==> run a <==
## mult32x32
module mult32x32 (
    input logic clk,             
    input logic reset,           
    input logic start,           
    input logic [31:0] a,        
    input logic [31:0] b,        
    output logic busy,           
    output logic [63:0] product  
);
Settings: LEC_CHECK=0, ABC_AREA=1, CAP_MARGIN=40, CELL_PAD_IN_SITES_GLOBAL_PLACEMENT=1, CORE_ASPECT_RATIO=1.01, CORE_MARGIN=2, CORE_UTILIZATION=19, GPL_ROUTABILITY_DRIVEN=0, HOLD_SLACK_MARGIN=0.08, MIN_ROUTING_LAYER=met2, PLACE_DENSITY_LB_ADDON=0.19, SLEW_MARGIN=20; clock period 12.0 ns.
run.sh (not shown) runs the stock make flow with config.mk's settings and CLKGATE_MAP_FILE=.
==> inputs of run b, as changes to run a <==
==> flow/config.mk (replaced) <==
export PLATFORM = sky130hd
export DESIGN_NAME = mult32x32
export DESIGN_NICKNAME = mult32x32
export VERILOG_FILES = /design/flow/design.v
export SDC_FILE = /design/flow/constraint.sdc
export NUM_CORES = 4
export LEC_CHECK = 0
export CAP_MARGIN = 20
export CORE_MARGIN = 2
export CORE_UTILIZATION = 62
export PLACE_DENSITY = 0.4
export SLEW_MARGIN = 20
==> flow/constraint.sdc (replaced) <==
create_clock -name core_clock -period 10.4 [get_ports {clk}]
set_input_delay 2.0800 -clock core_clock [delete_from_list [all_inputs] [get_ports {clk}]]
set_output_delay 2.0800 -clock core_clock [all_outputs]
set_load 0.01 [all_outputs]
==> inputs of run c, as changes to run a <==
==> flow/config.mk (replaced) <==
export PLATFORM = sky130hd
export DESIGN_NAME = mult32x32
export DESIGN_NICKNAME = mult32x32
export VERILOG_FILES = /design/flow/design.v
export SDC_FILE = /design/flow/constraint.sdc
export NUM_CORES = 4
export LEC_CHECK = 0
export ABC_AREA = 1
export CAP_MARGIN = 20
export CORE_MARGIN = 2
export CORE_UTILIZATION = 72
export CTS_CLUSTER_DIAMETER = 370
export SETUP_SLACK_MARGIN = 1.3
export SLEW_MARGIN = 20
==> flow/constraint.sdc (replaced) <==
create_clock -name core_clock -period 7.32 [get_ports {clk}]
set_input_delay 1.4640 -clock core_clock [delete_from_list [all_inputs] [get_ports {clk}]]
set_output_delay 1.4640 -clock core_clock [all_outputs]
set_load 0.01 [all_outputs]
==> inputs of run d, as changes to run a <==
==> flow/config.mk (replaced) <==
export PLATFORM = sky130hd
export DESIGN_NAME = mult32x32
export DESIGN_NICKNAME = mult32x32
export VERILOG_FILES = /design/flow/design.v
export SDC_FILE = /design/flow/constraint.sdc
export NUM_CORES = 4
export LEC_CHECK = 0
export CAP_MARGIN = 20
export CORE_MARGIN = 10
export CORE_UTILIZATION = 40
export HOLD_SLACK_MARGIN = 0.08
export SLEW_MARGIN = 20
==> notes <==
- Run c failed in detailed placement (3_5_place_dp). Run d produced a clean layout. Run a completed and failed the layout checks on design-rule violations. Run b completed without violations.
- Clock skew, highest first: run d, run b, run a.
- Global-route usage: run b > run a > run d.
- Between run d and run c, the lower synthesized cell count is in run d (gap about 26%, measured against run c).
- The lowest via count belongs to run d, the highest to run a.


==> run G: inputs <==
==> flow/design.v <==
module mult32x32_fsm (
    input logic clk,               
    input logic reset,             
    input logic start,             
    output logic busy,             
    output logic [1:0] a_sel,      
    output logic b_sel,            
    output logic [2:0] shift_sel,  
    output logic upd_prod,         
    output logic clr_prod          
);
	typedef enum { idle, handle1, handle2, handle3, handle4, handle5, handle6, handle7, handle8} sm_type;
	sm_type current_state;
	sm_type next_state;
	always_ff @(posedge clk, posedge reset) begin
		if (reset== 1'b1) begin
			current_state <=idle;
		end
		else begin
			current_state <= next_state;
		end
	end
	always_comb begin
		next_state= current_state;
		busy=1'b1;
		upd_prod= 1'b1;
		clr_prod= 1'b0;
		a_sel= 2'b0;
		b_sel= 1'b0;
		shift_sel= 3'b0;
		case(current_state)
			idle: begin
				if(start== 1'b0) begin
					next_state=idle;
					busy=1'b0;
					upd_prod=1'b0;
				end
				else begin
					next_state=handle1;
					busy=1'b0;
					upd_prod=1'b0;
					clr_prod=1'b1;
				end
			end
			handle1: begin
				next_state= handle2;
				a_sel=2'b0;
				b_sel=1'b0;
				shift_sel=3'b0;
			end
			handle2: begin
				next_state= handle3;
				a_sel=2'b01;
				b_sel=1'b0;
				shift_sel=3'b001;
			end
			handle3: begin
				next_state= handle4;
				a_sel=2'b10;
				b_sel=1'b0;
				shift_sel=3'b010;
			end
			handle4: begin
				next_state= handle5;
				a_sel=2'b11;
				b_sel=1'b0;
				shift_sel=3'b011;
			end
			handle5: begin
				next_state= handle6;
				a_sel=2'b0;
				b_sel=1'b1;
				shift_sel=3'b010;
			end
			handle6: begin
				next_state= handle7;
				a_sel=2'b01;
				b_sel=1'b1;
				shift_sel=3'b011;
			end
			handle7: begin
				next_state= handle8;
				a_sel=2'b10;
				b_sel=1'b1;
				shift_sel=3'b100;
			end
			handle8: begin
				next_state= idle;
				a_sel=2'b11;
				b_sel=1'b1;
				shift_sel=3'b101;
			end
		endcase
	end
endmodule
module mult32x32_arith (
    input logic clk,              
    input logic reset,            
    input logic [31:0] a,         
    input logic [31:0] b,         
    input logic [1:0] a_sel,      
    input logic b_sel,            
    input logic [2:0] shift_sel,  
    input logic upd_prod,         
    input logic clr_prod,         
    output logic [63:0] product   
);
logic [15:0] out16;
logic [7:0] out8;
always_comb begin
	case(a_sel)
		2'b00: out8 = a[7:0];
		2'b01: out8 = a[15:8];
		2'b10: out8 = a[23:16];
		2'b11: out8 = a[31:24];
	endcase
end
always_comb begin
	case(b_sel)
		1'b0: out16 = b[15:0];
		1'b1: out16 = b[31:16];
	endcase
end
logic [23:0] mult;
always_comb begin
	mult = out16 * out8;
end
logic [63:0] shifted;
always_comb begin
	shifted = 64'b0;
	case(shift_sel)
		3'b000: shifted = mult;
		3'b001: shifted = mult << 8; 
		3'b010: shifted = mult << 16;
		3'b011: shifted = mult << 24;
		3'b100: shifted = mult << 32;
		3'b101: shifted = mult << 40;
	endcase
end
always_ff @(posedge clk, posedge reset) begin
	if(reset == 1'b1) begin 
		product <= 64'b0;
	end
	else begin
		if(clr_prod == 1'b1) begin
			product <= 64'b0;
		end
		else if (upd_prod == 1'b1) begin
			product <= product + shifted;
		end
	end
end
endmodule
module mult32x32 (
    input logic clk,             
    input logic reset,           
    input logic start,           
    input logic [31:0] a,        
    input logic [31:0] b,        
    output logic busy,           
    output logic [63:0] product  
);
logic [1:0] a_sel;
logic b_sel;
logic [2:0] shift_sel;
logic upd_prod;
logic clr_prod;
mult32x32_fsm fsm(
	.clk(clk),
	.reset(reset),
	.start(start),
	.busy(busy),
	.a_sel(a_sel),
	.b_sel(b_sel),
	.shift_sel(shift_sel),
	.upd_prod(upd_prod),
	.clr_prod(clr_prod)
);
mult32x32_arith arith(
	.clk(clk),
	.reset(reset),
	.a(a),
	.b(b),
	.a_sel(a_sel),
	.b_sel(b_sel),
	.shift_sel(shift_sel),
	.upd_prod(upd_prod),
	.clr_prod(clr_prod),
	.product(product)
);
endmodule
==> flow/run.sh <==
#!/bin/bash
# the make line also repeats each setting of config.mk as NAME=value (left out here)
make -C /OpenROAD-flow-scripts/flow DESIGN_CONFIG=/design/flow/config.mk WORK_HOME=/design/flow/orfs CLKGATE_MAP_FILE= finish
==> flow/config.mk <==
export PLATFORM = sky130hd
export DESIGN_NAME = mult32x32
export DESIGN_NICKNAME = mult32x32
export VERILOG_FILES = /design/flow/design.v
export SDC_FILE = /design/flow/constraint.sdc
export NUM_CORES = 4
export LEC_CHECK = 0
export CAP_MARGIN = 20
export CORE_MARGIN = 2
export CORE_UTILIZATION = 54
export CTS_CLUSTER_DIAMETER = 43
export CTS_CLUSTER_SIZE = 52
export SLEW_MARGIN = 20
export TNS_END_PERCENT = 15
==> flow/constraint.sdc <==
create_clock -name core_clock -period 8.16 [get_ports {clk}]
set_input_delay 1.6320 -clock core_clock [delete_from_list [all_inputs] [get_ports {clk}]]
set_output_delay 1.6320 -clock core_clock [all_outputs]
set_load 0.01 [all_outputs]
==> run F (differences from run G) <==
Settings changed: CORE_UTILIZATION 54 to 72, CTS_CLUSTER_DIAMETER 43 to 348, CTS_CLUSTER_SIZE 52 to 98, PLACE_DENSITY set to 0.39, TNS_END_PERCENT 15 to 10.
==> flow/constraint.sdc (replaced) <==
create_clock -name core_clock -period 11.5 [get_ports {clk}]
set_input_delay 2.3000 -clock core_clock [delete_from_list [all_inputs] [get_ports {clk}]]
set_output_delay 2.3000 -clock core_clock [all_outputs]
set_load 0.01 [all_outputs]
==> run summary <==
Status: finished clean
Pre-CTS setup slack: 0.4988 ns
Number of global-route vias before repair: 11570
TritonRoute pass-1 iters: 6
Met3 wire len: 3.760 mm
Fin area: 13450 um^2
Number of antenna violations at the first check in global routing: 0
Worst path slowest cell: a211oi_1
Source of the figures above: run F

==> run summary <==
Status: complete, but fails checks
Violated Checks: setup timing
Number of antenna violations at the first check in global routing: 6
Final setup vio count: 56
Worst setup margin: -2.153 ns
Fin area: 19250 um^2
Final core occ: 0.9159
Worst path slowest cell: fa_1
Met3 wire len: 8.965 mm
TritonRoute pass-1 iters: 10
Pre-CTS setup slack: -1.491 ns
Yosys warnings: 2
Source of the figures above: run G

